==> design.v <==
module ResonantLowPassFilter(
    input clk,
    input signed [15:0] audio_in,
    input signed [15:0] cutoff,
    input signed [15:0] resonance,
    input signed [15:0] gain,
    input reset_n,
    output reg signed [15:0] filtered_audio
);
    parameter [15:0] MAX_POS_VALUE = 16'h7FFF;
    parameter [15:0] MIN_NEG_VALUE = -16'h8000;
    reg signed [15:0] state;
    reg signed [15:0] feedback;
    reg signed [15:0] output_reg;
    reg signed [15:0] alpha;
    reg signed [15:0] beta;
    reg signed [15:0] gamma;
    wire signed [31:0] fb_prod  = $signed(state) * $signed(beta);
    wire signed [31:0] out_prod = $signed(state) * $signed(alpha);
    wire signed [16:0] fb_full  = fb_prod >>> 15;
    wire signed [16:0] out_full = out_prod >>> 15;
    wire signed [16:0] st_full  = $signed(audio_in) - $signed(feedback);
    wire signed [16:0] fa_full  = $signed(output_reg) + ($signed(gamma) >>> 1);
    function signed [15:0] sat17;
        input signed [16:0] v;
        begin
            if (v > $signed({MAX_POS_VALUE[15], MAX_POS_VALUE}))
                sat17 = $signed(MAX_POS_VALUE);
            else if (v < $signed({MIN_NEG_VALUE[15], MIN_NEG_VALUE}))
                sat17 = $signed(MIN_NEG_VALUE);
            else
                sat17 = v[15:0];
        end
    endfunction
    always @(posedge clk or negedge reset_n) begin
        if (!reset_n) begin
            state <= $signed(16'h0000);
            feedback <= $signed(16'h0000);
            output_reg <= $signed(16'h0000);
            alpha <= $signed(16'h0000);
            beta <= $signed(16'h0000);
            gamma <= $signed(16'h0000);
            filtered_audio <= $signed(16'h0000);
        end else begin
            alpha <= $signed(cutoff);
            beta <= $signed(resonance);
            gamma <= $signed(gain);
            feedback <= sat17(fb_full);
            state <= sat17(st_full);
            output_reg <= sat17(out_full);
            filtered_audio <= sat17(fa_full);  
        end
    end
endmodule
==> run.sh <==
#!/bin/bash
# the make line also repeats each setting of config.mk as NAME=value (left out here)
make -C /OpenROAD-flow-scripts/flow DESIGN_CONFIG=/design/flow/config.mk WORK_HOME=/design/flow/orfs CLKGATE_MAP_FILE= finish
==> config.mk <==
export PLATFORM = sky130hd
export DESIGN_NAME = ResonantLowPassFilter
export DESIGN_NICKNAME = ResonantLowPassFilter
export VERILOG_FILES = /design/flow/design.v
export SDC_FILE = /design/flow/constraint.sdc
export NUM_CORES = 4
export LEC_CHECK = 0
export ABC_AREA = 1
export CAP_MARGIN = 20
export CORE_ASPECT_RATIO = 0.5
export CORE_MARGIN = 2
export CORE_UTILIZATION = 65
export CTS_CLUSTER_DIAMETER = 356
export CTS_CLUSTER_SIZE = 99
export HOLD_SLACK_MARGIN = 0.26
export PLACE_DENSITY = 0.35
export SETUP_SLACK_MARGIN = -0.49
export SLEW_MARGIN = 0
export TNS_END_PERCENT = 10
==> constraint.sdc <==
create_clock -name core_clock -period 5.14 [get_ports {clk}]
set_input_delay 1.0280 -clock core_clock [delete_from_list [all_inputs] [get_ports {clk}]]
set_output_delay 1.0280 -clock core_clock [all_outputs]
set_load 0.01 [all_outputs]
==> results of run 1 <==
stage by stage:
| step | cells |
|---|---|
| global route | 4226 |
| floorplan | 3358 |
| global placement | 4195 |
| CTS | 4216 |
| finish | 4226 |
| detailed placement | 4195 |
layout make-up:
cell class / count / area, um2
Sequential cell: 111 / 2800
Inverter: 974 / 3660
Clock inverter: 6 / 61.3
Timing Repair Buffer: 434 / 3950
Clock buffer: 10 / 239
Multi-Input combinational cell: 2161 / 19900
Fill cell: 2769 / 7950
Tap cell: 530 / 663
timing repair:
item,CTS,global route
setup buffers,3,12
pin swaps,26,46
cloned,2,2
setup endpoints to repair,32,32
resized,63,113
per-layer routing:
metal  wire (um)  up-vias  global-route usage
met4        1420        0              0.0768
met3        4580      115              0.0605
met2       32400      723               0.566
met5           0        -                   0
met1       28000    10700               0.441
li1            -    10200                   -
==> impl_metrics.csv, run 1 <==
group,metric,value,unit
placement,dp_slack,-0.823,ns
setup_path,crit_path_end_kind,"register",
clocking,clk_pin_slew,0.08,ns
synth,synthDistinctLibCells,37,
min_path,min_from,"feedback[0]$_DFF_PN0_",
synth,synth-main-ff-cell,"dfrtp_1",
final_layout,fin_util,0.797,
floorplan,fp.coreArea,39200,um2
setup_path,crit_path_max_fanout,11,
min_path,hold_path.class,"reg2reg",
synth,fp_nets,4138,
timing,slew_headroom,0.481,
setup_path,critPathTopFamily,"adder cells",
synth,postSynthAreaPerCell,7.75,um2
global_route,grt_pass1_vias,23100,
synth,top_cells_by_area,"fa_1 40%, inv_1 14%, nand2_1 13%",
synth,ys_sh_adder,0.494,
synth,synth_cells,3358,
final_layout,nNetsFinal,4471,
clocking,cts_root_buf,"clkbuf_16",
timing,slew_violations,0,
synth,synth-async-reset-ratio,1.00,
placement,placed_cell_area,30000,um2
setup_path,crit_cells,27,
setup_path,cp.arrival,6.09,ns
job,drv_cap,0,
detailed_routing,firstDrtPassIters,5,
floorplan,die_w,287,um
clocking,cts_tree,"built",
timing,finalClockSkew,0.0170,ns
floorplan,dieArea,41700,um2
synth,ys_cells,3358,
clocking,cts-buffers-inserted,9,
job,warnings,31,
timing,min_period,5.81,ns
synth,yosysTopAreaCell,"fa_1",
floorplan,core.rowCount,51,
detailed_routing,first_iter_violations,1313,
synth,yosysTopAreaCellShare,0.403,
floorplan,fp-utilization,0.664,
clocking,htree_levels,3,
timing,fmax,172,MHz
outcome,check.faults,"negative setup slack",
global_route,grt_start_max_net_pins,63,
detailed_routing,num_vias,21800,
synth,netlist_area,26000,um2
floorplan,die_h,145,um
synth,edf_count,0,
min_path,min_to,"state[0]$_DFF_PN0_",
final_layout,area.growth.synth_to_final,20.0,%
placement,hpwl,54400,um
clocking,clkLatencyLatePin,0.40,ns
clocking,postCtsHoldBufs,0,
global_route,overflow,0,
synth,synthTopCellsByCount,"974 x inv_1, 909 x nand2_1, 524 x fa_1",
detailed_routing,ant_nets,0,
setup_path,worstSetupEndpoint,"feedback[14]$_DFF_PN0_",
timing,finalWorstSetupSlack,-0.671,ns
detailed_routing,wirelength,66400,um
detailed_routing,num_antenna_cells,0,
synth,ys_sh_aoi,0.0419,
setup_path,max_stage_delay,0.53,ns
setup_path,r2r_end,"feedback[14]$_DFF_PN0_",
placement,placement.io_buffers,80,
setup_path,r2r-start,"state[15]$_DFF_PN0_",
global_route,grt_pass1_wl,110000,um
timing,whs,0.594,ns
placement,place_congestion,0.945,
final_layout,design_area,31200,um2
synth,synthTopLogicFamily,"adder cells",
detailed_routing,wl_per_cell,15.7,um
clocking,clock_sinks,111,
synth,ys_sh_simple,0.183,
setup_path,cp_slowest_cell,"fa_1",
clocking,clk_path_buf_depth,2,
global_route,grt_usage,0.331,
detailed_routing,viasPerCell,5.15,
setup_path,reg2reg_slack,-0.67,ns
timing,hold_viol,0,
synth,yosys_area,26000,um2
timing,rsz0062_at_grt,"yes",
setup_path,crit_buf_inv,9,
timing,finalCritPeriodShare,1.13,
setup_path,crit_start,"state[15]$_DFF_PN0_",
synth,ys_seq_frac,0.107,
synth,synth-seq-cells,111,
setup_path,path_common_cell,"fa_1",
setup_path,ff2ff_path_depth,27,
setup_path,worstPathRequired,5.42,ns
floorplan,io_pins,82,
synth,yosys_warnings,1,
global_route,antenna_found_initial,0,
detailed_routing,drc,0,
timing,setup_viol,32,
setup_path,start_kind,"register",
timing,finalSetupTns,-19.42,ns
setup_path,worst-setup-path-type,"reg2reg",
timing,tightestPinTransition,0.779,ns
min_path,min_path_cells,2,
synth,synth.most_common_cell,"inv_1",
outcome,status,"failed layout checks",
synth,xor_area_frac,0.0155,
synth,ys_sh_mux,0,
==> run 2, diff against run 1 <==
CAP_MARGIN = 30   (was 20)
CELL_PAD_IN_SITES_DETAIL_PLACEMENT = 1   (was not set)
CELL_PAD_IN_SITES_GLOBAL_PLACEMENT = 0   (was not set)
CORE_ASPECT_RATIO = 0.71   (was 0.5)
CORE_MARGIN = 3   (was 2)
CORE_UTILIZATION = 40   (was 65)
CTS_CLUSTER_DIAMETER = 167   (was 356)
CTS_CLUSTER_SIZE = not set   (was 99)
GPL_ROUTABILITY_DRIVEN = 1   (was not set)
HOLD_SLACK_MARGIN = not set   (was 0.26)
MAX_ROUTING_LAYER = met4   (was not set)
MIN_ROUTING_LAYER = met2   (was not set)
PLACE_DENSITY = not set   (was 0.35)
PLACE_DENSITY_LB_ADDON = 0.09   (was not set)
SETUP_SLACK_MARGIN = 1.6   (was -0.49)
SLEW_MARGIN = 30   (was 0)
TNS_END_PERCENT = 25   (was 10)
clock period = 8.83 ns   (was 5.14 ns; I/O delays follow)
==> run 2 against run 1 <==
Now clean on timing, DRC and antenna; critical endpoint is now output_reg[5]$_DFF_PN0_; largest cell class unchanged; sequential share of layout area increased by 1.2 points; critical path type unchanged; highest routed layer unchanged; wire length is 24% higher; die size rose by 63%.
==> impl_metrics.csv, run 2 <==
group,metric,value,unit
setup_path,crit_path_end_kind,"register",
final_layout,nNetsFinal,4134,
setup_path,ff2ff_path_depth,20,
detailed_routing,firstDrtPassIters,9,
synth,synthTopCellsByCount,"974 x inv_1, 909 x nand2_1, 524 x fa_1",
placement,placed_cell_area,27600,um2
synth,top_cells_by_area,"fa_1 40%, inv_1 14%, nand2_1 13%",
synth,ys_sh_adder,0.494,
setup_path,path_cells,"inv_1 -> nor2_1 -> fa_1 -> fa_1 -> fa_1 -> fa_1 -> fa_1 -> inv_1 -> fa_1 -> inv_1 -> ha_1 -> a21oi_1 -> o21ai_1 -> nand2_1 -> nand2_1 -> a21oi_1 -> nand3_1 -> nand2_2 -> nand3_4 -> nand2_1",
placement,placement.io_buffers,80,
setup_path,max_stage_delay,0.67,ns
timing,setup_viol,0,
setup_path,cp.arrival,7.27,ns
placement,dp_slack,1.76,ns
synth,ys_cells,3358,
clocking,cts_tree,"built",
setup_path,reg2reg_slack,1.91,ns
timing,finalWorstSetupSlack,1.91,ns
detailed_routing,drc,0,
synth,fp_nets,4138,
synth,xor_area_frac,0.0155,
synth,ys_sh_mux,0,
min_path,min_to,"filtered_audio[0]$_DFF_PN0_",
synth,yosys_area,26000,um2
detailed_routing,ant_nets,0,
synth,postSynthAreaPerCell,7.75,um2
setup_path,crit_buf_inv,3,
timing,rsz0062_at_grt,"yes",
placement,hpwl,64200,um
synth,synth_cells,3358,
final_layout,comb_area,19200,um2
detailed_routing,wl_met1,0,um
timing,tightestPinTransition,1.00,ns
global_route,grt_start_max_net_pins,61,
job,drv_cap,0,
floorplan,fp.coreArea,64100,um2
placement,place_congestion,1.02,
floorplan,fp-utilization,0.406,
synth,yosys_warnings,1,
timing,hold_viol,0,
global_route,antenna_found_initial,2,
setup_path,crit_cells,20,
setup_path,worstSetupEndpoint,"output_reg[5]$_DFF_PN0_",
detailed_routing,wl_met3,40900,um
setup_path,start_kind,"register",
clocking,clk_pin_slew,0.09,ns
global_route,grt_pass1_vias,35900,
final_layout,stdcell_count,4210,
timing,min_period,6.92,ns
detailed_routing,wirelength,82600,um
min_path,min_from,"gamma[1]$_DFF_PN0_",
setup_path,critPathTopFamily,"adder cells",
detailed_routing,dr_wl_met2,38400,um
setup_path,worst-setup-path-type,"reg2reg",
synth,synth.most_common_cell,"inv_1",
synth,ys_sh_simple,0.183,
final_layout,final-seq-area,2840,um2
final_layout,area.growth.synth_to_final,7.59,%
setup_path,crit_path_max_fanout,18,
timing,finalCritPeriodShare,0.783,
timing,slew_headroom,0.328,
timing,slew_violations,0,
synth,synth-async-reset-ratio,1.00,
clocking,htree_levels,3,
timing,finalClockSkew,0.0159,ns
clocking,postCtsHoldBufs,0,
outcome,status,"complete, no violations",
detailed_routing,num_vias,28400,
synth,ys_seq_frac,0.107,
clocking,clkLatencyLatePin,0.43,ns
setup_path,r2r-start,"alpha[15]$_DFF_PN0_",
setup_path,path_common_cell,"fa_1",
synth,edf_count,0,
detailed_routing,wl_per_cell,19.6,um
synth,netlist_area,26000,um2
setup_path,worstPathRequired,9.18,ns
min_path,hold_path.class,"reg2reg",
detailed_routing,viasPerCell,6.74,
floorplan,dieArea,68200,um2
global_route,grt_pass1_wl,135000,um
global_route,overflow,0,
job,warnings,28,
global_route,grt_usage,0.398,
synth,yosysTopAreaCellShare,0.403,
floorplan,io_pins,82,
floorplan,die_h,221,um
synth,ys_sh_aoi,0.0419,
timing,finalSetupTns,0,ns
floorplan,core.rowCount,78,
final_layout,design_area,28000,um2
setup_path,crit_start,"alpha[15]$_DFF_PN0_",
synth,synth-main-ff-cell,"dfrtp_1",
synth,synthDistinctLibCells,37,
setup_path,cp_slowest_cell,"dfrtp_1",
setup_path,r2r_end,"output_reg[5]$_DFF_PN0_",
detailed_routing,first_iter_violations,3078,
synth,synth-seq-cells,111,
placement,dpl.cell_count,4181,
min_path,min_path_cells,3,
floorplan,die_w,309,um
timing,fmax,145,MHz
detailed_routing,dr.max_layer_used,"met4",
synth,yosysTopAreaCell,"fa_1",
clocking,clock_sinks,111,
clocking,cts-buffers-inserted,9,
final_layout,fillers,7849,
clocking,cts_root_buf,"clkbuf_16",
synth,synthTopLogicFamily,"adder cells",
clocking,clk_path_buf_depth,2,
[run 2: final cells by class]
class,instances,share of cell area
clock buffers,10,0.00854
repair buffers,100,0.0346
diodes,11,0.000983
clock inverters,6,0.00219
well taps,840,0.0375
multi-input cells,2158,0.684
flip-flops and latches,111,0.101
inverters,974,0.131
[run 2: metal layers]
metal / GRT usage / vias to the layer above
met3: 0.641 / 432
met5: - / -
met2: 0.387 / 7671
met4: 0.0294 / 0
li1: - / 9530
met1: - / 10800
[run 2: metrics by stage]
step | util | hold slack [ns]
2_1_floorplan | - | 0.523
3_3_place_gp | 0.430 | 0.560
3_5_place_dp | 0.430 | 0.570
4_1_cts | 0.434 | 0.589
5_1_grt | 0.437 | 0.623
6_report | 0.437 | 0.589
[run 2: repair_timing]
| item | 4_1_cts | 5_1_grt |
|---|---|---|
| gates resized | 0 | 27 |
| setup buffers | 0 | 1 |
| setup endpoints to repair | 0 | 32 |
==> run 3, diff against run 2 <==
ABC_AREA = not set   (was 1)
CAP_MARGIN = 20   (was 30)
CELL_PAD_IN_SITES_DETAIL_PLACEMENT = not set   (was 1)
CORE_ASPECT_RATIO = not set   (was 0.71)
CORE_MARGIN = 2   (was 3)
CORE_UTILIZATION = 63   (was 40)
CTS_CLUSTER_DIAMETER = 157   (was 167)
CTS_CLUSTER_SIZE = 100   (was not set)
GPL_ROUTABILITY_DRIVEN = not set   (was 1)
HOLD_SLACK_MARGIN = 0.3   (was not set)
MAX_ROUTING_LAYER = not set   (was met4)
MIN_ROUTING_LAYER = not set   (was met2)
PLACE_DENSITY = 0.9   (was not set)
PLACE_DENSITY_LB_ADDON = not set   (was 0.09)
SETUP_SLACK_MARGIN = 0.05   (was 1.6)
SLEW_MARGIN = 10   (was 30)
TNS_END_PERCENT = 20   (was 25)
clock period = 7.0 ns   (was 8.83 ns; I/O delays follow)
==> run 3 against run 2 <==
Still clean; register-to-register slack worse by 1.6 ns; non-clock buffer count up 32; synthesized cell count shrank 27%; wire length is 34% lower; critical path type unchanged; largest cell class unchanged.
==> impl_metrics.csv, run 3 <==
group,metric,value,unit
synth,ys_seq_frac,0.118,
setup_path,start_kind,"register",
synth,synthTopCellsByCount,"607 x inv_1, 524 x fa_1, 265 x nand2_1",
setup_path,worst-setup-path-type,"reg2reg",
final_layout,area.growth.synth_to_final,7.78,%
global_route,grt_pass1_vias,19600,
synth,synth-main-ff-cell,"dfrtp_1",
synth,synth-async-reset-ratio,1.00,
setup_path,cp_slowest_cell,"dfrtp_1",
min_path,hold_path.class,"reg2reg",
detailed_routing,drc,0,
global_route,use_met1,0.355,
synth,fp_nets,3224,
clocking,cts-buffers-inserted,9,
floorplan,dieArea,39000,um2
clocking,htree_levels,3,
final_layout,nNetsFinal,3279,
clocking,cts_root_buf,"clkbuf_16",
global_route,grt_pass1_wl,91000,um
floorplan,fp-utilization,0.642,
timing,rsz0062_at_grt,"yes",
timing,fmax,149,MHz
synth,yosysTopAreaCellShare,0.445,
floorplan,io_pins,82,
synth,synthTopLogicFamily,"adder cells",
global_route,grt_start_max_net_pins,65,
floorplan,core.rowCount,70,
timing,finalClockSkew,0.0186,ns
timing,setup_viol,0,
final_layout,stdcell_count,2972,
synth,synthDistinctLibCells,63,
synth,synth-seq-cells,111,
setup_path,r2r-start,"state[11]$_DFF_PN0_",
min_path,min_to,"filtered_audio[0]$_DFF_PN0_",
synth,yosysTopAreaCell,"fa_1",
clocking,clkLatencyLatePin,0.39,ns
clocking,clock_sinks,111,
global_route,gr-usage-met2,0.523,
setup_path,path_common_cell,"fa_1",
setup_path,worstSetupEndpoint,"output_reg[3]$_DFF_PN0_",
timing,tightestPinTransition,0.972,ns
synth,yosys_area,23600,um2
timing,hold_viol,0,
global_route,busiest_layer,"met2",
global_route,grt.met3_usage,0.0502,
global_route,overflow,0,
setup_path,crit_buf_inv,6,
timing,min_period,6.70,ns
timing,slew_violations,0,
timing,slew_headroom,0.339,
synth,edf_count,0,
synth,ys_sh_aoi,0.0542,
placement,dpl.cell_count,2954,
setup_path,reg2reg_slack,0.30,ns
detailed_routing,wirelength,54200,um
synth,ys_sh_simple,0.134,
clocking,clk_path_buf_depth,2,
final_layout,fillers,2446,
detailed_routing,num_vias,17100,
clocking,clk_pin_slew,0.08,ns
setup_path,r2r_end,"output_reg[3]$_DFF_PN0_",
floorplan,die_w,197,um
setup_path,cp.arrival,6.97,ns
outcome,status,"complete, no violations",
floorplan,die_h,197,um
global_route,grt_usage,0.297,
setup_path,crit_path_end_kind,"register",
detailed_routing,wl_per_cell,18.2,um
synth,ys_sh_adder,0.553,
setup_path,crit_path_max_fanout,14,
setup_path,path_cells,"buf_12 -> buf_4 -> nand2_1 -> fa_1 -> fa_1 -> fa_1 -> inv_1 -> fa_1 -> fa_1 -> inv_1 -> fa_1 -> inv_1 -> ha_1 -> a21oi_1 -> o21ai_0 -> a311oi_1 -> nand2_1 -> a31oi_4 -> o21ai_1 -> mux2i_1 -> buf_4 -> a31o_2",
placement,hpwl,43600,um
synth,netlist_area,23600,um2
synth,yosys_warnings,1,
detailed_routing,viasPerCell,5.75,
timing,finalCritPeriodShare,0.957,
synth,ys_cells,2444,
detailed_routing,num_antenna_cells,0,
global_route,antenna_found_initial,0,
floorplan,fp.coreArea,36700,um2
synth,synth_cells,2444,
clocking,postCtsHoldBufs,0,
timing,finalSetupTns,0,ns
job,drv_cap,0,
placement,place_congestion,0.910,
setup_path,ff2ff_path_depth,22,
setup_path,worstPathRequired,7.27,ns
detailed_routing,ant_nets,0,
placement,placement.io_buffers,80,
job,warnings,28,
setup_path,crit_cells,22,
synth,top_cells_by_area,"fa_1 45%, dfrtp_1 12%, ha_1 10%",
clocking,cts_tree,"built",
detailed_routing,firstDrtPassIters,6,
synth,postSynthAreaPerCell,9.64,um2
setup_path,crit_start,"state[11]$_DFF_PN0_",
setup_path,critPathTopFamily,"adder cells",
synth,ys_sh_mux,0.00324,
setup_path,max_stage_delay,0.58,ns
synth,xor_area_frac,0.0257,
synth,synth.most_common_cell,"inv_1",
min_path,min_from,"gamma[1]$_DFF_PN0_",
min_path,min_path_cells,3,
detailed_routing,first_iter_violations,1301,
==> run 3: per-stage QoR <==
step | hold WS (ns) | setup WS, ns | util | cell area [um2]
CTS | 0.599 | 0.110 | 0.690 | 25300
global route | 0.649 | 0.0256 | 0.692 | 25400
detailed placement | 0.580 | 0.0624 | 0.682 | 25000
finish | 0.588 | 0.302 | 0.692 | 25400
global placement | 0.589 | 0.375 | 0.682 | 25000
floorplan | 0.549 | 0.617 | - | 23600
==> run 3: timing repair <==
| item | CTS | global route |
|---|---|---|
| setup endpoints to repair | 3 | 31 |
| buffers inserted | 0 | 2 |
| endpoints found under the hold margin | 0 | 0 |
| resized | 1 | 20 |
==> run 3: layout make-up <==
cell class | instances | area, um2 | share of cell area
multi-input cells | 1638 | 18200 | 0.716
flip-flops and latches | 111 | 2800 | 0.110
inverters | 607 | 2280 | 0.0897
repair buffers | 132 | 1250 | 0.0492
well taps | 468 | 586 | 0.0231
clock buffers | 12 | 267 | 0.0105
clock inverters | 4 | 36.3 | 0.00143
==> run 3: metal layers <==
layer	part of all wire	vias to the layer above
met3	0.081	227
met1	0.36	8653
li1	-	7328
met2	0.52	876
met5	0	-
met4	0.044	0
==> run 4, diff against run 3 <==
ABC_AREA = 1   (was not set)
CELL_PAD_IN_SITES_GLOBAL_PLACEMENT = not set   (was 0)
CORE_UTILIZATION = 71   (was 63)
CTS_CLUSTER_DIAMETER = 270   (was 157)
CTS_CLUSTER_SIZE = not set   (was 100)
HOLD_SLACK_MARGIN = not set   (was 0.3)
PLACE_DENSITY = not set   (was 0.9)
PLACE_DENSITY_LB_ADDON = 0.11   (was not set)
SETUP_SLACK_MARGIN = not set   (was 0.05)
SLEW_MARGIN = 20   (was 10)
TNS_END_PERCENT = 5   (was 20)
clock period = 5.4 ns   (was 7.0 ns; I/O delays follow)
==> run 4 against run 3 <==
Now fails the layout checks on negative setup slack; setup slack worse by 0.97 ns; critical path depth up 1; register-to-register slack worse by 0.97 ns; global-route usage up 12 points; area after synthesis up 10%; final cell count up 40%; cell area up 24%; via count up 38%; synthesized cell count up 37%; fmax up 10%; count of clock-buffer cells in the layout down 2; non-clock buffer count up 290; critical path type unchanged; largest cell class unchanged; highest routed layer unchanged.
==> impl_metrics.csv, run 4 <==
group,metric,value,unit
synth,yosys_area,26000,um2
synth,fp_nets,4138,
synth,ys_sh_mux,0,
placement,place_congestion,0.963,
timing,setup_viol,32,
outcome,check.faults,"negative setup slack",
setup_path,cp_slowest_cell,"fa_1",
synth,synthDistinctLibCells,37,
clocking,cts-buffers-inserted,9,
synth,synth_cells,3358,
timing,finalClockSkew,0.0286,ns
final_layout,area.growth.synth_to_final,20.7,%
timing,tightestPinTransition,0.916,ns
placement,dp_slack,-0.597,ns
final_layout,fillers,1925,
final_layout,nNetsFinal,4460,
floorplan,fp.coreArea,36300,um2
setup_path,critPathTopFamily,"adder cells",
timing,finalCritPeriodShare,1.12,
setup_path,ff2ff_path_depth,23,
detailed_routing,wirelength,79500,um
setup_path,r2r_end,"output_reg[8]$_DFF_PN0_",
detailed_routing,first_iter_violations,2592,
clocking,clock_sinks,111,
clocking,clk_pin_slew,0.08,ns
synth,ys_sh_adder,0.494,
synth,ys_sh_aoi,0.0419,
detailed_routing,num_vias,23600,
setup_path,worstPathRequired,5.68,ns
setup_path,crit_path_max_fanout,8,
clocking,htree_levels,3,
setup_path,path_common_cell,"fa_1",
global_route,overflow,0,
timing,slew_violations,0,
synth,yosysTopAreaCell,"fa_1",
synth,synthTopCellsByCount,"974 x inv_1, 909 x nand2_1, 524 x fa_1",
detailed_routing,wl_per_cell,19.1,um
synth,synthTopLogicFamily,"adder cells",
setup_path,start_kind,"register",
timing,fmax,165,MHz
synth,synth-async-reset-ratio,1.00,
job,drv_cap,0,
min_path,min_to,"filtered_audio[0]$_DFF_PN0_",
clocking,clkLatencyLatePin,0.41,ns
synth,ys_seq_frac,0.107,
global_route,antenna_found_initial,0,
synth,synth-main-ff-cell,"dfrtp_1",
global_route,grt_usage,0.416,
global_route,grt_pass1_vias,25400,
detailed_routing,num_antenna_cells,0,
setup_path,worst-setup-path-type,"reg2reg",
floorplan,fp-utilization,0.716,
synth,top_cells_by_area,"fa_1 40%, inv_1 14%, nand2_1 13%",
synth,ys_cells,3358,
synth,yosys_warnings,1,
setup_path,crit_buf_inv,6,
floorplan,io_pins,82,
timing,hold_viol,0,
synth,ys_sh_simple,0.183,
clocking,cts_tree,"built",
clocking,clk_path_buf_depth,2,
global_route,grt_pass1_wl,124000,um
placement,hpwl,59700,um
setup_path,reg2reg_slack,-0.67,ns
synth,netlist_area,26000,um2
job,warnings,30,
min_path,min_from,"gamma[1]$_DFF_PN0_",
outcome,status,"failed layout checks",
global_route,grt_start_max_net_pins,60,
setup_path,path_cells,"buf_12 -> buf_4 -> nand2_2 -> fa_1 -> inv_2 -> fa_2 -> buf_4 -> buf_6 -> fa_1 -> fa_1 -> fa_1 -> fa_1 -> ha_4 -> inv_1 -> o21ai_0 -> o21ai_1 -> nand2_1 -> a21oi_2 -> nand2_2 -> nand2_4 -> nand2_4 -> nand3_4 -> nand2_1",
setup_path,r2r-start,"state[15]$_DFF_PN0_",
synth,postSynthAreaPerCell,7.75,um2
timing,min_period,6.07,ns
detailed_routing,ant_nets,0,
synth,edf_count,0,
setup_path,crit_path_end_kind,"register",
min_path,min_path_cells,3,
detailed_routing,firstDrtPassIters,6,
synth,synth.most_common_cell,"inv_1",
timing,rsz0062_at_grt,"yes",
setup_path,cp.arrival,6.35,ns
clocking,cts_root_buf,"clkbuf_16",
setup_path,crit_start,"state[15]$_DFF_PN0_",
synth,synth-seq-cells,111,
min_path,hold_path.class,"reg2reg",
timing,finalWorstSetupSlack,-0.671,ns
setup_path,max_stage_delay,0.66,ns
timing,slew_headroom,0.389,
floorplan,core.rowCount,70,
detailed_routing,viasPerCell,5.69,
detailed_routing,drc,0,
floorplan,die_h,195,um
clocking,postCtsHoldBufs,0,
floorplan,dieArea,38200,um2
synth,yosysTopAreaCellShare,0.403,
setup_path,worstSetupEndpoint,"output_reg[8]$_DFF_PN0_",
synth,xor_area_frac,0.0155,
placement,placement.io_buffers,80,
floorplan,die_w,195,um
setup_path,crit_cells,23,
==> run 4: per-layer routing <==
metal / vias up / global-route usage / routed length, um
met5: - / 0 / 0
met4: 0 / 0.221 / 5420
met3: 461 / 0.0915 / 8040
met2: 1530 / 0.688 / 38200
met1: 11400 / 0.516 / 27900
li1: 10200 / - / -
==> run 4: per-stage QoR <==
step | hold slack (ns) | cells | setup TNS [ns] | util | instance area [um2]
after floorplan | 0.523 | 3358 | -1.56 | - | 26200
final | 0.619 | 4153 | -20.30 | 0.864 | 31400
after global routing | 0.678 | 4153 | -24.46 | 0.864 | 31400
after detailed placement | 0.601 | 4095 | -18.05 | 0.818 | 29700
after global placement | 0.597 | 4095 | -11.74 | 0.818 | 29700
after CTS | 0.631 | 4129 | -11.82 | 0.848 | 30800
==> run 4: area by class of cell <==
cell class	count	area, um2	share of cell area
Multi-Input combinational cell	2162	20200	0.643
Timing Repair Buffer	422	3870	0.123
Inverter	974	3660	0.117
Sequential cell	111	2800	0.0890
Tap cell	468	586	0.0186
Clock buffer	10	229	0.00729
Clock inverter	6	85.1	0.00271
==> run 4: timing repair <==
item                                   4_1_cts  5_1_grt
setup endpoints to repair                   32       32
resized                                    128      119
buffers inserted                            13       25
pin swaps                                   62       81
gates cloned                                 5        0
endpoints found under the hold margin        0        0
==> run 5, diff against run 4 <==
CORE_UTILIZATION = 72   (was 71)
CTS_CLUSTER_DIAMETER = 299   (was 270)
CTS_CLUSTER_SIZE = 99   (was not set)
PLACE_DENSITY_LB_ADDON = not set   (was 0.11)
SETUP_SLACK_MARGIN = 0.62   (was not set)
TNS_END_PERCENT = not set   (was 5)
clock period = 4.58 ns   (was 5.4 ns; I/O delays follow)
==> run 5 against run 4 <==
The layout still fails its checks (negative setup slack); setup slack lost 1.7 ns; synthesized cell count is the same; sequential cell count is the same; sequential share of layout area shrank 0.16 points; wire length grew 23%; register-to-register slack lost 1.7 ns; non-clock buffer count grew 58; core utilization grew 3.4 points.
==> impl_metrics.csv, run 5 <==
group,metric,value,unit
outcome,status,"failed layout checks",
outcome,check.faults,"negative setup slack",
global_route,overflow,0,
clocking,clk_path_buf_depth,2,
clocking,postCtsHoldBufs,0,
setup_path,crit_buf_inv,7,
clocking,cts_root_buf,"clkbuf_16",
synth,netlist_area,26000,um2
final_layout,final-seq-area,2800,um2
timing,setup_viol,32,
setup_path,r2r-start,"state[11]$_DFF_PN0_",
setup_path,critPathTopFamily,"adder cells",
setup_path,crit_path_end_kind,"register",
floorplan,die_h,194,um
global_route,grt_pass1_vias,27400,
setup_path,r2r_end,"feedback[14]$_DFF_PN0_",
setup_path,cp_slowest_cell,"fa_1",
timing,finalWorstSetupSlack,-2.39,ns
synth,ys_cells,3358,
clocking,cts-buffers-inserted,9,
clocking,clock_sinks,111,
placement,hpwl,64200,um
setup_path,start_kind,"register",
timing,slew_violations,0,
synth,synth-seq-cells,111,
detailed_routing,num_vias,25900,
synth,synth_cells,3358,
timing,fmax,144,MHz
synth,ys_seq_frac,0.107,
floorplan,dieArea,37700,um2
final_layout,comb_area,20300,um2
global_route,grt_pass1_wl,141000,um
synth,yosysTopAreaCell,"fa_1",
synth,synth-async-reset-ratio,1.00,
synth,xor_area_frac,0.0155,
setup_path,max_stage_delay,0.82,ns
global_route,antenna_found_initial,0,
clocking,htree_levels,3,
timing,min_period,6.97,ns
synth,yosys_area,26000,um2
setup_path,worstSetupEndpoint,"feedback[14]$_DFF_PN0_",
floorplan,core.rowCount,69,
detailed_routing,wirelength,97600,um
final_layout,stdcell_count,4205,
synth,yosys_warnings,1,
clocking,clkLatencyLatePin,0.44,ns
synth,ys_sh_aoi,0.0419,
final_layout,nNetsFinal,4518,
setup_path,crit_start,"state[11]$_DFF_PN0_",
placement,dpl.cell_count,4135,
synth,synthDistinctLibCells,37,
final_layout,fillers,1531,
setup_path,ff2ff_path_depth,24,
placement,placement.io_buffers,80,
setup_path,worst-setup-path-type,"reg2reg",
global_route,grt_usage,0.486,
timing,slew_headroom,0.472,
setup_path,path_common_cell,"nand2_1",
synth,edf_count,0,
synth,synth.most_common_cell,"inv_1",
detailed_routing,viasPerCell,6.16,
setup_path,crit_path_max_fanout,16,
job,drv_cap,0,
detailed_routing,ant_nets,0,
timing,rsz0062_at_grt,"yes",
detailed_routing,drc,0,
timing,finalCritPeriodShare,1.52,
setup_path,worstPathRequired,4.90,ns
floorplan,fp.coreArea,35600,um2
timing,hold_viol,0,
clocking,cts_tree,"built",
detailed_routing,first_iter_violations,3380,
job,warnings,32,
synth,synthTopLogicFamily,"adder cells",
floorplan,die_w,194,um
global_route,grt_start_max_net_pins,46,
synth,synth-main-ff-cell,"dfrtp_1",
detailed_routing,wl_per_cell,23.2,um
timing,tightestPinTransition,0.791,ns
setup_path,cp.arrival,7.29,ns
synth,synthTopCellsByCount,"974 x inv_1, 909 x nand2_1, 524 x fa_1",
synth,ys_sh_mux,0,
synth,yosysTopAreaCellShare,0.403,
setup_path,crit_cells,24,
synth,postSynthAreaPerCell,7.75,um2
setup_path,reg2reg_slack,-2.39,ns
synth,ys_sh_simple,0.183,
detailed_routing,firstDrtPassIters,17,
synth,fp_nets,4138,
min_path,hold_path.class,"in2async",
synth,top_cells_by_area,"fa_1 40%, inv_1 14%, nand2_1 13%",
timing,finalClockSkew,0.0184,ns
floorplan,io_pins,82,
placement,place_congestion,0.989,
final_layout,area.growth.synth_to_final,22.9,%
setup_path,path_cells,"buf_12 -> buf_4 -> nand2_1 -> inv_1 -> fa_1 -> inv_1 -> fa_1 -> inv_2 -> fa_2 -> fa_1 -> fa_1 -> fa_1 -> ha_4 -> inv_2 -> o21ai_2 -> buf_4 -> a31oi_1 -> nand2_1 -> a21oi_2 -> nand2_1 -> nand2_1 -> nand2_1 -> nand2_2 -> nand2_1",
synth,ys_sh_adder,0.494,
clocking,clk_pin_slew,0.10,ns
floorplan,fp-utilization,0.732,
[run 5: final cells by class]
class                   instances  share of cell area
multi-input cells            2162               0.635
clock buffers                   9             0.00704
inverters                     974               0.115
clock inverters                 7             0.00294
well taps                     461              0.0180
repair buffers                480               0.135
diodes                          1           0.0000783
flip-flops and latches        111              0.0874
[run 5: what timing repair did]
item                       4_1_cts  5_1_grt
setup endpoints to repair       32       32
pin swaps                       76       61
resized                        199       97
gates cloned                     5        0
buffers inserted                30       18
[run 5: per-layer routing]
layer,GRT usage,share of wire
met1,0.559,0.31
met3,0.157,0.15
met2,0.763,0.43
met4,0.366,0.11
met5,0,0.0014
[run 5: stage by stage]
step	instance area (um2)	setup slack (ns)	hold slack [ns]	utilization	setup TNS, ns
6_report	32000	-2.39	0.532	0.899	-60.37
5_1_grt	32000	-2.19	0.584	0.899	-58.93
4_1_cts	31500	-1.18	0.561	0.885	-36.43
3_5_place_dp	30100	-1.36	0.610	0.847	-41.65
3_3_place_gp	30100	-1.15	0.601	0.847	-35.25
2_1_floorplan	26300	-0.891	0.523	-	-25.11
==> run 6, diff against run 5 <==
CORE_ASPECT_RATIO = 0.71   (was not set)
CTS_CLUSTER_DIAMETER = not set   (was 299)
CTS_CLUSTER_SIZE = not set   (was 99)
PLACE_DENSITY_LB_ADDON = 0.3   (was not set)
SETUP_SLACK_MARGIN = not set   (was 0.62)
clock period = 5.67 ns   (was 4.58 ns; I/O delays follow)
==> run 6 against run 5 <==
The layout still fails its checks (negative setup slack); count of clock-buffer cells in the layout rose by 1; via count fell by 8.7%; first-iteration DRC count down 18%; fmax increased by 15%; clock skew down 0.0040 ns.
==> impl_metrics.csv, run 6 <==
group,metric,value,unit
outcome,status,"failed layout checks",
detailed_routing,wl_per_cell,19.7,um
global_route,overflow,0,
setup_path,max_stage_delay,0.57,ns
synth,synthTopCellsByCount,"974 x inv_1, 909 x nand2_1, 524 x fa_1",
min_path,min_to,"state[0]$_DFF_PN0_",
setup_path,crit_cells,25,
timing,finalWorstSetupSlack,-0.412,ns
synth,synth-main-ff-cell,"dfrtp_1",
placement,hpwl,61300,um
detailed_routing,wirelength,80800,um
synth,synthDistinctLibCells,37,
setup_path,worst-setup-path-type,"reg2reg",
detailed_routing,drc,0,
clocking,clk_path_buf_depth,2,
synth,synth.most_common_cell,"inv_1",
clocking,cts_tree,"built",
setup_path,crit_start,"state[15]$_DFF_PN0_",
timing,rsz0062_at_grt,"yes",
detailed_routing,firstDrtPassIters,11,
setup_path,worstSetupEndpoint,"output_reg[2]$_DFF_PN0_",
timing,whs,0.605,ns
job,warnings,29,
floorplan,core.rowCount,58,
timing,setup_viol,32,
final_layout,nNetsFinal,4401,
final_layout,fillers,1835,
timing,min_period,6.08,ns
setup_path,r2r-start,"state[15]$_DFF_PN0_",
min_path,min_path_cells,2,
synth,fp_nets,4138,
timing,slew_violations,0,
setup_path,crit_buf_inv,7,
synth,yosys_area,26000,um2
global_route,grt_start_max_net_pins,63,
timing,fmax,164,MHz
setup_path,critPathTopFamily,"adder cells",
detailed_routing,first_iter_violations,2756,
floorplan,fp.coreArea,35500,um2
setup_path,crit_path_max_fanout,9,
clocking,cts_root_buf,"clkbuf_16",
setup_path,reg2reg_slack,-0.41,ns
final_layout,design_area,30600,um2
timing,slew_headroom,0.446,
synth,ys_sh_simple,0.183,
floorplan,die_h,164,um
final_layout,final-seq-area,2790,um2
floorplan,dieArea,37700,um2
timing,tightestPinTransition,0.830,ns
global_route,grt_usage,0.434,
global_route,grt_pass1_vias,25100,
clocking,cts-buffers-inserted,9,
final_layout,area.growth.synth_to_final,17.5,%
synth,yosysTopAreaCellShare,0.403,
clocking,htree_levels,3,
placement,place_congestion,0.946,
detailed_routing,ant_nets,0,
outcome,check.faults,"negative setup slack",
synth,netlist_area,26000,um2
min_path,hold_path.class,"reg2reg",
job,drv_cap,0,
min_path,min_from,"feedback[0]$_DFF_PN0_",
synth,top_cells_by_area,"fa_1 40%, inv_1 14%, nand2_1 13%",
synth,yosys_warnings,1,
setup_path,cp_slowest_cell,"fa_2",
clocking,clock_sinks,111,
detailed_routing,num_vias,23600,
setup_path,worstPathRequired,5.95,ns
synth,ys_seq_frac,0.107,
floorplan,die_w,230,um
setup_path,ff2ff_path_depth,25,
setup_path,crit_path_end_kind,"register",
synth,ys_sh_mux,0,
synth,ys_sh_adder,0.494,
timing,finalCritPeriodShare,1.07,
setup_path,path_common_cell,"fa_1",
placement,placed_cell_area,29400,um2
setup_path,cp.arrival,6.36,ns
synth,postSynthAreaPerCell,7.75,um2
detailed_routing,viasPerCell,5.76,
synth,xor_area_frac,0.0155,
synth,edf_count,0,
timing,finalSetupTns,-11.85,ns
floorplan,io_pins,82,
synth,yosysTopAreaCell,"fa_1",
clocking,clk_pin_slew,0.08,ns
synth,ys_cells,3358,
setup_path,r2r_end,"output_reg[2]$_DFF_PN0_",
floorplan,fp-utilization,0.733,
synth,synth_cells,3358,
placement,placement.io_buffers,80,
setup_path,start_kind,"register",
final_layout,comb_area,19800,um2
global_route,antenna_found_initial,0,
global_route,grt_pass1_wl,126000,um
final_layout,fin_util,0.862,
synth,synthTopLogicFamily,"adder cells",
timing,hold_viol,0,
synth,synth-seq-cells,111,
timing,finalClockSkew,0.0144,ns
synth,ys_sh_aoi,0.0419,
clocking,clkLatencyLatePin,0.40,ns
synth,synth-async-reset-ratio,1.00,
[run 6: cell type report]
class                           instances  area share
Multi-Input combinational cell       2161       0.646
Inverter                              974       0.120
Timing Repair Buffer                  364       0.114
Sequential cell                       111      0.0913
Tap cell                              480      0.0196
Clock buffer                           10     0.00749
Clock inverter                          6     0.00172
Antenna cell                            1   0.0000818
[run 6: layer usage]
layer	up-vias	GRT usage	routed length, um
li1	10100	-	-
met1	11300	0.579	30000
met2	1803	0.665	35700
met3	463	0.126	10800
met4	0	0.200	4330
met5	-	0	0
[run 6: what timing repair did]
action / CTS / global route
cloned: 3 / 4
pin swaps: 3 / 30
gates resized: 67 / 91
buffers inserted: 8 / 7
hold buffers: 0 / 0
setup endpoints to repair: 32 / 32
[run 6: through the flow]
step                      cells  setup WS [ns]
after floorplan            3358        0.00209
after global placement     4069         -0.172
after detailed placement   4069         -0.429
after CTS                  4096         -0.212
after global routing       4106         -0.533
final                      4107         -0.412
==> run 7, diff against run 6 <==
ABC_AREA = not set   (was 1)
CORE_ASPECT_RATIO = not set   (was 0.71)
CTS_CLUSTER_SIZE = 80   (was not set)
HOLD_SLACK_MARGIN = -0.09   (was not set)
MAX_ROUTING_LAYER = met4   (was not set)
PLACE_DENSITY_LB_ADDON = 0.07   (was 0.3)
SETUP_SLACK_MARGIN = 1.58   (was not set)
clock period = 5.3 ns   (was 5.67 ns; I/O delays follow)
==> run 7 against run 6 <==
The layout still fails its checks (negative setup slack); wire length decreased by 25%; setup slack got worse by 0.57 ns; cell area decreased by 8.3%; clock skew decreased by 0.00092 ns; core utilization increased by 0.41 points; critical endpoint is now feedback[14]$_DFF_PN0_; largest cell class unchanged.
==> impl_metrics.csv, run 7 <==
group,metric,value,unit
outcome,status,"failed layout checks",
outcome,check.faults,"negative setup slack",
floorplan,die_w,185,um
final_layout,area.growth.synth_to_final,18.9,%
setup_path,max_stage_delay,0.59,ns
synth,synthDistinctLibCells,63,
setup_path,critPathTopFamily,"adder cells",
detailed_routing,wirelength,60600,um
clocking,clock_sinks,111,
floorplan,fp-utilization,0.728,
synth,synth.most_common_cell,"inv_1",
timing,hold_viol,0,
setup_path,crit_cells,20,
synth,synthTopCellsByCount,"607 x inv_1, 524 x fa_1, 265 x nand2_1",
final_layout,stdcell_count,3183,
global_route,overflow,0,
synth,netlist_area,23600,um2
detailed_routing,viasPerCell,5.74,
timing,finalClockSkew,0.0134,ns
synth,top_cells_by_area,"fa_1 45%, dfrtp_1 12%, ha_1 10%",
synth,edf_count,0,
detailed_routing,num_vias,18300,
setup_path,crit_start,"state[5]$_DFF_PN0_",
global_route,grt_start_max_net_pins,74,
timing,min_period,6.28,ns
placement,dpl.cell_count,3129,
floorplan,dieArea,34200,um2
synth,ys_cells,2444,
placement,hpwl,47800,um
synth,ys_sh_adder,0.553,
detailed_routing,drc,0,
synth,ys_sh_mux,0.00324,
global_route,grt_pass1_wl,97700,um
setup_path,path_common_cell,"fa_1",
timing,fmax,159,MHz
synth,xor_area_frac,0.0257,
placement,placement.io_buffers,80,
timing,finalCritPeriodShare,1.19,
timing,slew_headroom,0.350,
timing,slew_violations,0,
setup_path,cp.arrival,6.55,ns
synth,postSynthAreaPerCell,9.64,um2
floorplan,die_h,185,um
clocking,clkLatencyLatePin,0.38,ns
setup_path,path_cells,"buf_12 -> and2_4 -> fa_1 -> inv_2 -> fa_2 -> fa_1 -> fa_1 -> inv_2 -> fa_2 -> fa_1 -> ha_1 -> nand2_2 -> a211oi_2 -> a21oi_2 -> a211o_4 -> a2111oi_4 -> or3_4 -> mux2i_4 -> clkbuf_16 -> a21oi_2",
final_layout,fin_util,0.866,
timing,rsz0062_at_grt,"yes",
setup_path,worstPathRequired,5.57,ns
synth,ys_sh_aoi,0.0542,
synth,synth-main-ff-cell,"dfrtp_1",
setup_path,start_kind,"register",
clocking,cts_root_buf,"clkbuf_16",
placement,dp_slack,-1.06,ns
clocking,cts-buffers-inserted,9,
setup_path,cp_slowest_cell,"fa_2",
synth,ys_sh_simple,0.134,
detailed_routing,firstDrtPassIters,8,
detailed_routing,ant_nets,0,
synth,yosys_area,23600,um2
job,drv_cap,0,
job,warnings,30,
clocking,clk_pin_slew,0.09,ns
detailed_routing,wl_per_cell,19.0,um
synth,yosys_warnings,1,
setup_path,r2r_end,"feedback[14]$_DFF_PN0_",
timing,setup_viol,32,
detailed_routing,first_iter_violations,1476,
global_route,antenna_found_initial,1,
synth,synth-seq-cells,111,
clocking,htree_levels,3,
final_layout,nNetsFinal,3515,
setup_path,reg2reg_slack,-0.98,ns
synth,ys_seq_frac,0.118,
floorplan,io_pins,82,
synth,synth-async-reset-ratio,1.00,
synth,yosysTopAreaCellShare,0.445,
timing,finalWorstSetupSlack,-0.984,ns
global_route,grt_pass1_vias,20000,
setup_path,r2r-start,"state[5]$_DFF_PN0_",
final_layout,fillers,1676,
clocking,cts_tree,"built",
setup_path,crit_path_max_fanout,10,
setup_path,crit_path_end_kind,"register",
global_route,grt_usage,0.383,
placement,place_congestion,0.945,
floorplan,core.rowCount,66,
min_path,hold_path.class,"in2async",
setup_path,worstSetupEndpoint,"feedback[14]$_DFF_PN0_",
synth,yosysTopAreaCell,"fa_1",
timing,tightestPinTransition,0.947,ns
synth,synth_cells,2444,
synth,synthTopLogicFamily,"adder cells",
clocking,clk_path_buf_depth,2,
synth,fp_nets,3224,
setup_path,ff2ff_path_depth,20,
floorplan,fp.coreArea,32400,um2
setup_path,worst-setup-path-type,"reg2reg",
setup_path,crit_buf_inv,4,
==> run 7: cell type report <==
class,count,area (um2),area share
inverter,607,2280,0.0813
multi-input combinational,1640,18800,0.672
tap,442,553,0.0197
sequential,111,2810,0.100
clock buffer,9,225,0.00804
antenna,1,2.50,0.0000893
timing repair buffer,366,3250,0.116
clock inverter,7,78.8,0.00281
==> run 7: layer usage <==
layer | share of wire | routed length [um] | vias up | track usage
met5 | 0 | 0 | - | -
li1 | - | - | 7824 | -
met4 | 0.046 | 2810 | 0 | 0.158
met2 | 0.51 | 31000 | 877 | 0.633
met1 | 0.37 | 22300 | 9283 | 0.480
met3 | 0.073 | 4450 | 290 | 0.0543
==> run 7: repair_timing <==
| item | in CTS | in global routing |
|---|---|---|
| resized | 79 | 60 |
| endpoints found under the hold margin | 0 | 0 |
| cloned | 1 | 4 |
| endpoints found under the setup margin | 48 | 54 |
| hold buffers | 0 | 0 |
| pin swaps | 11 | 41 |
| buffers inserted | 15 | 16 |
==> run 7: stage by stage <==
stage | cell area (um2) | TNS [ns] | hold slack, ns
after global routing | 28000 | -33.10 | 0.640
after CTS | 27600 | -24.91 | 0.618
final | 28000 | -28.32 | 0.618
after detailed placement | 26800 | -31.85 | 0.596
after floorplan | 23900 | -15.20 | 0.549
after global placement | 26800 | -27.90 | 0.601
==> run 8, diff against run 7 <==
ABC_AREA = 1   (was not set)
CTS_CLUSTER_DIAMETER = 225   (was not set)
CTS_CLUSTER_SIZE = not set   (was 80)
HOLD_SLACK_MARGIN = not set   (was -0.09)
MAX_ROUTING_LAYER = not set   (was met4)
PLACE_DENSITY_LB_ADDON = 0.08   (was 0.07)
SETUP_SLACK_MARGIN = not set   (was 1.58)
clock period = 5.75 ns   (was 5.3 ns; I/O delays follow)
==> run 8 against run 7 <==
Still fails the layout checks on negative setup slack; area after synthesis up 10%; global-route usage grew 2.3 points; sequential share of layout area down 0.94 points; fmax rose by 5.6%; first-iteration DRC count rose by 42%; register-to-register slack gained 0.78 ns; non-clock buffer count decreased by 4; count of clock-buffer cells in the layout unchanged; setup slack improved by 0.78 ns.
==> impl_metrics.csv, run 8 <==
group,metric,value,unit
outcome,status,"failed layout checks",
outcome,check.faults,"negative setup slack",
setup_path,reg2reg_slack,-0.20,ns
setup_path,max_stage_delay,0.57,ns
global_route,grt_pass1_vias,24800,
timing,fmax,168,MHz
timing,finalCritPeriodShare,1.03,
placement,placed_cell_area,29200,um2
timing,tightestPinTransition,0.810,ns
setup_path,worstSetupEndpoint,"feedback[2]$_DFF_PN0_",
clocking,clk_pin_slew,0.08,ns
timing,whs,0.598,ns
floorplan,die_w,194,um
min_path,min_path_cells,3,
setup_path,crit_path_end_kind,"register",
min_path,hold_path.class,"reg2reg",
synth,fp_nets,4138,
synth,synth_cells,3358,
floorplan,dieArea,37700,um2
floorplan,die_h,194,um
synth,edf_count,0,
floorplan,io_pins,82,
detailed_routing,viasPerCell,5.64,
synth,ys_seq_frac,0.107,
setup_path,crit_cells,27,
synth,top_cells_by_area,"fa_1 40%, inv_1 14%, nand2_1 13%",
timing,slew_headroom,0.460,
setup_path,crit_path_max_fanout,7,
setup_path,cp.arrival,6.22,ns
synth,synth-seq-cells,111,
detailed_routing,wl_per_cell,18.3,um
timing,finalWorstSetupSlack,-0.201,ns
synth,synthDistinctLibCells,37,
detailed_routing,num_vias,23100,
synth,yosysTopAreaCellShare,0.403,
timing,slew_violations,0,
detailed_routing,wirelength,75000,um
setup_path,r2r-start,"state[15]$_DFF_PN0_",
min_path,min_from,"gamma[1]$_DFF_PN0_",
global_route,grt_start_max_net_pins,64,
placement,dp_slack,-0.345,ns
global_route,grt_usage,0.406,
placement,hpwl,57200,um
setup_path,worst-setup-path-type,"reg2reg",
setup_path,critPathTopFamily,"adder cells",
setup_path,crit_buf_inv,8,
final_layout,area.growth.synth_to_final,18.5,%
floorplan,core.rowCount,69,
final_layout,stdcell_count,4086,
timing,hold_viol,0,
job,drv_cap,0,
final_layout,final-seq-area,2800,um2
synth,ys_cells,3358,
placement,placement.io_buffers,80,
setup_path,ff2ff_path_depth,27,
setup_path,cp_slowest_cell,"fa_1",
synth,postSynthAreaPerCell,7.75,um2
synth,yosysTopAreaCell,"fa_1",
synth,netlist_area,26000,um2
synth,xor_area_frac,0.0155,
synth,ys_sh_adder,0.494,
setup_path,worstPathRequired,6.02,ns
synth,synth-main-ff-cell,"dfrtp_1",
synth,synthTopCellsByCount,"974 x inv_1, 909 x nand2_1, 524 x fa_1",
job,warnings,29,
placement,place_congestion,1.01,
timing,setup_viol,32,
synth,yosys_warnings,1,
detailed_routing,first_iter_violations,2099,
placement,dpl.cell_count,4037,
setup_path,start_kind,"register",
clocking,clk_path_buf_depth,2,
synth,ys_sh_mux,0,
timing,rsz0062_at_grt,"yes",
timing,finalClockSkew,0.0333,ns
global_route,grt_pass1_wl,120000,um
synth,ys_sh_simple,0.183,
synth,ys_sh_aoi,0.0419,
synth,yosys_area,26000,um2
clocking,htree_levels,3,
final_layout,nNetsFinal,4400,
clocking,clock_sinks,111,
clocking,cts_root_buf,"clkbuf_16",
final_layout,fillers,1939,
final_layout,comb_area,20100,um2
min_path,min_to,"filtered_audio[0]$_DFF_PN0_",
detailed_routing,drc,0,
clocking,clkLatencyLatePin,0.42,ns
floorplan,fp.coreArea,35600,um2
setup_path,r2r_end,"feedback[2]$_DFF_PN0_",
floorplan,fp-utilization,0.732,
detailed_routing,firstDrtPassIters,7,
global_route,antenna_found_initial,1,
setup_path,crit_start,"state[15]$_DFF_PN0_",
synth,synthTopLogicFamily,"adder cells",
clocking,cts-buffers-inserted,9,
timing,min_period,5.95,ns
detailed_routing,num_antenna_cells,0,
detailed_routing,ant_nets,0,
synth,synth.most_common_cell,"inv_1",
clocking,cts_tree,"built",
synth,synth-async-reset-ratio,1.00,
final_layout,design_area,30800,um2
global_route,overflow,0,
[run 8: final cells by class]
cell class | instances | area share
clock inverter | 7 | 0.00268
tap | 461 | 0.0187
sequential | 111 | 0.0907
timing repair buffer | 362 | 0.110
clock buffer | 9 | 0.00731
multi-input combinational | 2162 | 0.652
inverter | 974 | 0.119
[run 8: routing by layer]
metal	vias to the layer above	global-route usage	wire (um)
li1	10100	-	-
met4	0	0.215	4350
met1	11300	0.515	27300
met3	346	0.0720	7120
met5	-	0	0
met2	1344	0.671	36200
[run 8: what timing repair did]
action,CTS,global route
cloned,5,0
setup endpoints to repair,32,32
hold buffers,0,0
gates resized,97,178
pin swaps,23,65
buffers inserted,13,17
[run 8: stage by stage]
step	util	setup TNS [ns]
after floorplan	-	0
after global placement	0.820	-5.31
after detailed placement	0.820	-9.06
after CTS	0.845	-0.00360
after global routing	0.867	-10.05
final	0.867	-4.65
==> run 9, diff against run 8 <==
CORE_UTILIZATION = 71   (was 72)
CTS_CLUSTER_DIAMETER = 270   (was 225)
PLACE_DENSITY_LB_ADDON = 0.11   (was 0.08)
TNS_END_PERCENT = 5   (was not set)
clock period = 4.61 ns   (was 5.75 ns; I/O delays follow)
==> run 9 against run 8 <==
Still fails the layout checks on negative setup slack; die size up 1.4%; area after synthesis stayed put; setup slack worse by 1.2 ns; sequential cell count unchanged; register-to-register slack lost 1.2 ns; final cell count is 2.6% higher; clock skew increased by 0.0070 ns; worst hold slack worse by 0.072 ns; fmax shrank 1.6%; cell area increased by 2.8%; critical path type unchanged.
==> impl_metrics.csv, run 9 <==
group,metric,value,unit
outcome,status,"failed layout checks",
outcome,check.faults,"negative setup slack",
setup_path,worst-setup-path-type,"reg2reg",
clocking,clk_path_buf_depth,2,
clocking,clkLatencyLatePin,0.43,ns
floorplan,die_h,195,um
detailed_routing,num_antenna_cells,0,
setup_path,worstSetupEndpoint,"feedback[1]$_DFF_PN0_",
setup_path,critPathTopFamily,"adder cells",
placement,hpwl,62800,um
clocking,cts-buffers-inserted,9,
timing,whs,0.526,ns
placement,placement.io_buffers,80,
timing,setup_viol,32,
timing,slew_headroom,0.464,
setup_path,max_stage_delay,0.66,ns
synth,yosysTopAreaCell,"fa_1",
final_layout,area.growth.synth_to_final,21.8,%
global_route,grt_usage,0.446,
clocking,htree_levels,3,
synth,ys_sh_adder,0.494,
synth,yosys_area,26000,um2
floorplan,dieArea,38200,um2
synth,synth-seq-cells,111,
min_path,hold_path.class,"in2async",
clocking,postCtsHoldBufs,0,
setup_path,r2r-start,"beta[4]$_DFF_PN0_",
synth,ys_sh_mux,0,
synth,ys_seq_frac,0.107,
clocking,cts_tree,"built",
synth,ys_sh_aoi,0.0419,
setup_path,crit_path_end_kind,"register",
clocking,clk_pin_slew,0.12,ns
clocking,clock_sinks,111,
timing,finalWorstSetupSlack,-1.44,ns
synth,yosysTopAreaCellShare,0.403,
setup_path,reg2reg_slack,-1.44,ns
setup_path,worstPathRequired,4.91,ns
synth,synthTopLogicFamily,"adder cells",
detailed_routing,firstDrtPassIters,12,
global_route,grt_pass1_wl,131000,um
timing,min_period,6.05,ns
placement,dpl.cell_count,4129,
global_route,grt_start_max_net_pins,77,
placement,dp_slack,-1.53,ns
timing,tightestPinTransition,0.804,ns
detailed_routing,num_vias,24600,
setup_path,ff2ff_path_depth,26,
job,drv_cap,0,
final_layout,design_area,31700,um2
synth,edf_count,0,
clocking,cts_root_buf,"clkbuf_16",
synth,synth-async-reset-ratio,1.00,
floorplan,io_pins,82,
setup_path,path_common_cell,"fa_1",
synth,top_cells_by_area,"fa_1 40%, inv_1 14%, nand2_1 13%",
floorplan,core.rowCount,70,
job,warnings,30,
setup_path,crit_start,"beta[4]$_DFF_PN0_",
timing,rsz0062_at_grt,"yes",
final_layout,fillers,1752,
detailed_routing,viasPerCell,5.87,
synth,synth_cells,3358,
synth,synth.most_common_cell,"inv_1",
synth,ys_cells,3358,
setup_path,crit_path_max_fanout,7,
setup_path,r2r_end,"feedback[1]$_DFF_PN0_",
detailed_routing,first_iter_violations,2810,
placement,place_congestion,0.988,
synth,netlist_area,26000,um2
global_route,grt_pass1_vias,26400,
setup_path,cp.arrival,6.34,ns
timing,finalCritPeriodShare,1.31,
floorplan,fp-utilization,0.716,
detailed_routing,drc,0,
synth,synth-main-ff-cell,"dfrtp_1",
final_layout,fin_util,0.872,
setup_path,crit_buf_inv,8,
timing,finalClockSkew,0.0404,ns
timing,hold_viol,0,
global_route,antenna_found_initial,1,
synth,synthTopCellsByCount,"974 x inv_1, 909 x nand2_1, 524 x fa_1",
synth,fp_nets,4138,
detailed_routing,wirelength,87100,um
setup_path,start_kind,"register",
synth,yosys_warnings,1,
setup_path,cp_slowest_cell,"fa_1",
timing,slew_violations,0,
placement,placed_cell_area,30000,um2
synth,ys_sh_simple,0.183,
detailed_routing,wl_per_cell,20.8,um
synth,synthDistinctLibCells,37,
floorplan,die_w,195,um
synth,xor_area_frac,0.0155,
final_layout,nNetsFinal,4501,
final_layout,stdcell_count,4194,
synth,postSynthAreaPerCell,7.75,um2
detailed_routing,ant_nets,0,
floorplan,fp.coreArea,36300,um2
timing,fmax,165,MHz
setup_path,crit_cells,26,
global_route,overflow,0,
[run 9: repair_timing]
action,CTS,global route
pin swaps,55,68
resized,154,103
cloned,3,2
setup endpoints to repair,32,32
buffers inserted,32,13
[run 9: area by class of cell]
class,instances,area (um2),area share
Tap cell,468,586,0.0185
Timing Repair Buffer,463,4170,0.132
Clock inverter,7,91.3,0.00288
Inverter,974,3660,0.115
Clock buffer,9,225,0.00711
Sequential cell,111,2800,0.0883
Multi-Input combinational cell,2162,20200,0.636
[run 9: metal layers]
metal | vias to the layer above | part of all wire | GRT usage
met2 | 1919 | 0.47 | 0.728
met4 | 2 | 0.090 | 0.297
li1 | 10300 | - | -
met1 | 11700 | 0.32 | 0.521
met5 | - | 0.00014 | 0
met3 | 713 | 0.12 | 0.120
[run 9: per-stage QoR]
stage          TNS [ns]
2_1_floorplan    -26.09
3_3_place_gp     -38.71
3_5_place_dp     -44.45
4_1_cts          -34.27
5_1_grt          -48.24
6_report         -44.22
